// my_chip
module my_chip (
    input logic [11:0] io_in,  
    output logic [11:0] io_out,  
    input logic clock,
    input logic reset  
);
    logic [7:0] data_in;
    logic enter, sw;
    logic rst;
    logic [1:0] operation;
    logic [4:0] data_out;
    logic finish, error;
    logic [3:0] index;
    Synchronizer sync1(.async(io_in[0]), .clock(clock), .sync(data_in[0]));
    Synchronizer sync2(.async(io_in[1]), .clock(clock), .sync(data_in[1]));
    Synchronizer sync3(.async(io_in[2]), .clock(clock), .sync(data_in[2]));
    Synchronizer sync4(.async(io_in[3]), .clock(clock), .sync(data_in[3]));
    Synchronizer sync5(.async(io_in[4]), .clock(clock), .sync(data_in[4]));
    Synchronizer sync6(.async(io_in[5]), .clock(clock), .sync(data_in[5]));
    Synchronizer sync7(.async(io_in[6]), .clock(clock), .sync(data_in[6]));
    Synchronizer sync8(.async(io_in[7]), .clock(clock), .sync(data_in[7]));
    Synchronizer sync9(.async(io_in[8]), .clock(clock), .sync(enter));
    Synchronizer sync10(.async(io_in[9]), .clock(clock), .sync(sw));
    Synchronizer sync11(.async(io_in[10]), .clock(clock), .sync(operation[0]));
    Synchronizer sync12(.async(io_in[11]), .clock(clock), .sync(operation[1]));
    Synchronizer sync13(.async(reset), .clock(clock), .sync(rst));
    assign io_out[4:0] = data_out[4:0];
    assign io_out[5] = finish;
    assign io_out[6] = error;
    assign io_out[10:7] = index[3:0];
    assign io_out[11] = 1'b0;
    Matrix_Calculator matrix_calculator(.data_in(data_in),
                                        .enter(enter),
                                        .sw(sw),
                                        .operation(operation), 
                                        .clk(clock), 
                                        .rst(rst), 
                                        .data_out(data_out), 
                                        .finish(finish), 
                                        .error(error), 
                                        .index(index));
endmodule
Size: about 3700 cells after synthesis, roughly 510 flip-flops, about 26 I/O pins.
clock: 3.91 ns
lec_check: 0
abc_area: 1
cap_margin: 0
core_margin: 2
core_utilization: 72
cts_cluster_diameter: 319
cts_cluster_size: 14
hold_slack_margin: 0.3
place_density_lb_addon: 0.15
setup_slack_margin: 1.11
slew_margin: 20
run.sh (not shown) runs the stock make flow with config.mk's settings and CLKGATE_MAP_FILE=.
Next try:
ABC_AREA = not set   (was 1)
CAP_MARGIN = 20   (was 0)
CTS_CLUSTER_DIAMETER = not set   (was 319)
CTS_CLUSTER_SIZE = not set   (was 14)
HOLD_SLACK_MARGIN = not set   (was 0.3)
PLACE_DENSITY = 0.42   (was not set)
PLACE_DENSITY_LB_ADDON = not set   (was 0.15)
SETUP_SLACK_MARGIN = not set   (was 1.11)
clock period = 6.15 ns   (was 3.91 ns; I/O delays follow)
What happened:
- The changed run went through all stages and came out clean
- setup slack gains 0.086 ns
- first-iteration DRC count shrinks by 23%
- final cell count shrinks by about 16%
- count of clock-buffer cells in the layout grows by 30
- total power shrinks by 29%
- cell area shrinks by 10%
Next try:
CORE_UTILIZATION = 66   (was 72)
PLACE_DENSITY = not set   (was 0.42)
clock period = 6.86 ns   (was 6.15 ns; I/O delays follow)
=> Worst setup slack gets better by 0.52 ns. Synthesized area stays the same. Via count came out lower by 1.4%. Utilization came out lower by 7.0 points. Global-route usage came out lower by 2.9 points.
Next try:
CAP_MARGIN = 0   (was 20)
CORE_UTILIZATION = 72   (was 66)
CTS_CLUSTER_DIAMETER = 51   (was not set)
CTS_CLUSTER_SIZE = 37   (was not set)
PLACE_DENSITY = 0.67   (was not set)
clock period = 9.03 ns   (was 6.86 ns; I/O delays follow)
Outcome:
- The changed run completed with no timing, DRC or antenna violations
- die area drops by a little under a tenth
- clock-buffer cell count drops by 19
- first-iteration DRC count drops by a few percent
- global-route usage climbs by 3.2 points
Next try:
ABC_AREA = 1   (was not set)
CAP_MARGIN = 20   (was 0)
CTS_CLUSTER_DIAMETER = not set   (was 51)
CTS_CLUSTER_SIZE = not set   (was 37)
PLACE_DENSITY = 0.42   (was 0.67)
SETUP_SLACK_MARGIN = 0.8   (was not set)
clock period = 4.57 ns   (was 9.03 ns; I/O delays follow)
Result: Design area rose by 8.7%. Utilization increases by 2.2 points. Worst setup slack degrades by 2.2 ns. Register-to-register slack got worse by 3.7 ns. Wire length went up by 14%. Area after synthesis went up by 5.3%. Final cell count is higher by 20%. Clock power is higher by 130%.
Next try:
CAP_MARGIN = 40   (was 20)
CORE_ASPECT_RATIO = 1.41   (was not set)
CTS_CLUSTER_DIAMETER = 45   (was not set)
CTS_CLUSTER_SIZE = 10   (was not set)
HOLD_SLACK_MARGIN = 0.3   (was not set)
SETUP_SLACK_MARGIN = 1.36   (was 0.8)
Design area goes up by a few percent. Wire length climbs by roughly a tenth. Clock power is higher slightly. Total power climbs slightly. Global-route usage goes up by 2.0 points. Hold slack degrades by 0.0054 ns. Register-to-register slack gains 0.12 ns.

========
run A:
my_chip again, from the RTL that the note above started with.
Settings: LEC_CHECK=0, CAP_MARGIN=0, CORE_MARGIN=2, CORE_UTILIZATION=72, CTS_CLUSTER_DIAMETER=51, CTS_CLUSTER_SIZE=21, PLACE_DENSITY=0.67, SETUP_SLACK_MARGIN=1.18, SLEW_MARGIN=20; clock period 9.03 ns.
Here is what was changed in the inputs of run B compared with run A.
--- a/flow/config.mk
+++ b/flow/config.mk
@@ -6,10 +6,10 @@
 export NUM_CORES = 4
 export LEC_CHECK = 0
+export ABC_AREA = 1
 export CAP_MARGIN = 0
 export CORE_MARGIN = 2
 export CORE_UTILIZATION = 72
-export CTS_CLUSTER_DIAMETER = 51
-export CTS_CLUSTER_SIZE = 21
-export PLACE_DENSITY = 0.67
-export SETUP_SLACK_MARGIN = 1.18
+export CTS_CLUSTER_SIZE = 15
+export PLACE_DENSITY_LB_ADDON = 0.06
+export SETUP_SLACK_MARGIN = 1.12
 export SLEW_MARGIN = 20
==> flow/constraint.sdc <==
create_clock -name core_clock -period 3.81 [get_ports {clock}]
set_input_delay 0.7620 -clock core_clock [delete_from_list [all_inputs] [get_ports {clock}]]
set_output_delay 0.7620 -clock core_clock [all_outputs]
set_load 0.01 [all_outputs]
### Flow results
Relative to run A, the clock power of run B is higher by 160%.
Peak ir drop on the vdd network went up by more than 100% going from run A to run B.
Going from run A to run B, synthesized-area fraction occupied by ao, oa, aoi and oai cells lost 2.3 points, proportion of synthesized chip area in sequential cells lost 2.0 points, count of plain and timing-repair buffers in the layout picked up an extra 85, final cell count picked up an extra 735.
Compared run B vs run A, and wire length of the first global-routing pass is up in run B.
Measured against each other, run B and run A differ in overall power after layout, the lower figure coming from run A.
A launching instance or port of the critical path of matrix_calculator.index_counter.Q[4]$_SDFFE_PP0P_ is what run A shows, while matrix_calculator.mul_logic.fsm.cur_state[1]$_DFF_P_ belongs to run B.
For the logic share of the area, run B came in 2.3 points lower than run A did.
Relative to run B, the following input files were edited for run C:
--- a/flow/config.mk
+++ b/flow/config.mk
@@ -8,8 +8,12 @@
 export ABC_AREA = 1
 export CAP_MARGIN = 0
+export CORE_ASPECT_RATIO = 1.41
 export CORE_MARGIN = 2
 export CORE_UTILIZATION = 72
-export CTS_CLUSTER_SIZE = 15
-export PLACE_DENSITY_LB_ADDON = 0.06
-export SETUP_SLACK_MARGIN = 1.12
+export CTS_CLUSTER_DIAMETER = 374
+export CTS_CLUSTER_SIZE = 10
+export HOLD_SLACK_MARGIN = 0.3
+export PLACE_DENSITY_LB_ADDON = 0.12
+export SETUP_SLACK_MARGIN = 1.13
 export SLEW_MARGIN = 20
+export TNS_END_PERCENT = 5
[summary]
Status: footprint of the flip-flops and latches parity (run B, run C)
The global-route track usage on met3 on run B is in line with that on run C.
Total power consumption of the routed design (run C over run B): decrease, 1.8%
Looking at met2 layer usage reported by global route, run C sits above run B.
Run C: number of antenna violations at the first check in global routing is 1 higher than what run B reported.
Multi-input combinational cell area was higher in the run labelled run B.
Run C: routed length on met3 1.8% above run B
Run B has lower share of total power in combinational logic than run C.
Here is what was changed in the inputs of run D compared with run C.
==> flow/config.mk <==
export PLATFORM = sky130hd
export DESIGN_NAME = my_chip
export DESIGN_NICKNAME = my_chip
export VERILOG_FILES = /design/flow/design.v
export SDC_FILE = /design/flow/constraint.sdc
export NUM_CORES = 4
export LEC_CHECK = 0
export ABC_AREA = 1
export CAP_MARGIN = 0
export CORE_MARGIN = 2
export CORE_UTILIZATION = 72
export CTS_CLUSTER_SIZE = 96
export PLACE_DENSITY = 0.36
export SETUP_SLACK_MARGIN = 1.12
export SLEW_MARGIN = 20
### Flow results
In run D the implementation completed, yet the final layout does not meet the checks, the culprit being negative setup slack.
The higher final worst-path setup slack of run D and run C is in run C.
Average wire per cell in the routed design: run D > run C
Average via count per standard cell delta for run D relative to run C: 0.36 higher
The higher global-route usage came out of run D.

========
Starting RTL as in the previous note.
==> flow/config.mk <==
export PLATFORM = sky130hd
export DESIGN_NAME = my_chip
export DESIGN_NICKNAME = my_chip
export VERILOG_FILES = /design/flow/design.v
export SDC_FILE = /design/flow/constraint.sdc
export NUM_CORES = 4
export LEC_CHECK = 0
export ABC_AREA = 1
export CAP_MARGIN = 40
export CORE_ASPECT_RATIO = 1.41
export CORE_MARGIN = 2
export CORE_UTILIZATION = 72
export CTS_CLUSTER_DIAMETER = 84
export CTS_CLUSTER_SIZE = 10
export HOLD_SLACK_MARGIN = 0.27
export PLACE_DENSITY = 0.42
export SETUP_SLACK_MARGIN = 1.36
export SLEW_MARGIN = 20
==> flow/constraint.sdc <==
create_clock -name core_clock -period 4.57 [get_ports {clock}]
set_input_delay 0.9140 -clock core_clock [delete_from_list [all_inputs] [get_ports {clock}]]
set_output_delay 0.9140 -clock core_clock [all_outputs]
set_load 0.01 [all_outputs]
Change:
CAP_MARGIN = 20   (was 40)
CORE_ASPECT_RATIO = default   (was 1.41)
HOLD_SLACK_MARGIN = default   (was 0.27)
Outcome:
- The new run went through all stages and came out clean
- wire length came out lower by 5.7%
- combinational power came out lower by about 4%
- clock power came out lower by about 1%
Change:
CTS_CLUSTER_DIAMETER = 319   (was 84)
CTS_CLUSTER_SIZE = default   (was 10)
PLACE_DENSITY = default   (was 0.42)
PLACE_DENSITY_LB_ADDON = 0.06   (was default)
SETUP_SLACK_MARGIN = 0.58   (was 1.36)
clock period = 3.91 ns   (was 4.57 ns; I/O delays follow)
What happened:
- clock skew fell by 0.0065 ns
- global-route usage came out lower by 3.3 points
- worst setup slack gets worse by 0.63 ns
Change:
ABC_AREA = default   (was 1)
CTS_CLUSTER_DIAMETER = 51   (was 319)
CTS_CLUSTER_SIZE = 58   (was default)
PLACE_DENSITY = 0.67   (was default)
PLACE_DENSITY_LB_ADDON = default   (was 0.06)
SETUP_SLACK_MARGIN = default   (was 0.58)
clock period = 9.03 ns   (was 3.91 ns; I/O delays follow)
=> Routed wire length falls by 13%. Core utilization came out lower by 4.7 points. Worst hold slack gets worse by 0.0070 ns. Clock-buffer cell count goes down by 32. Cell area fell by 11%. Setup slack improved by 2.5 ns. Power falls by 62%.
Power is estimated from default activity; no workload was simulated.
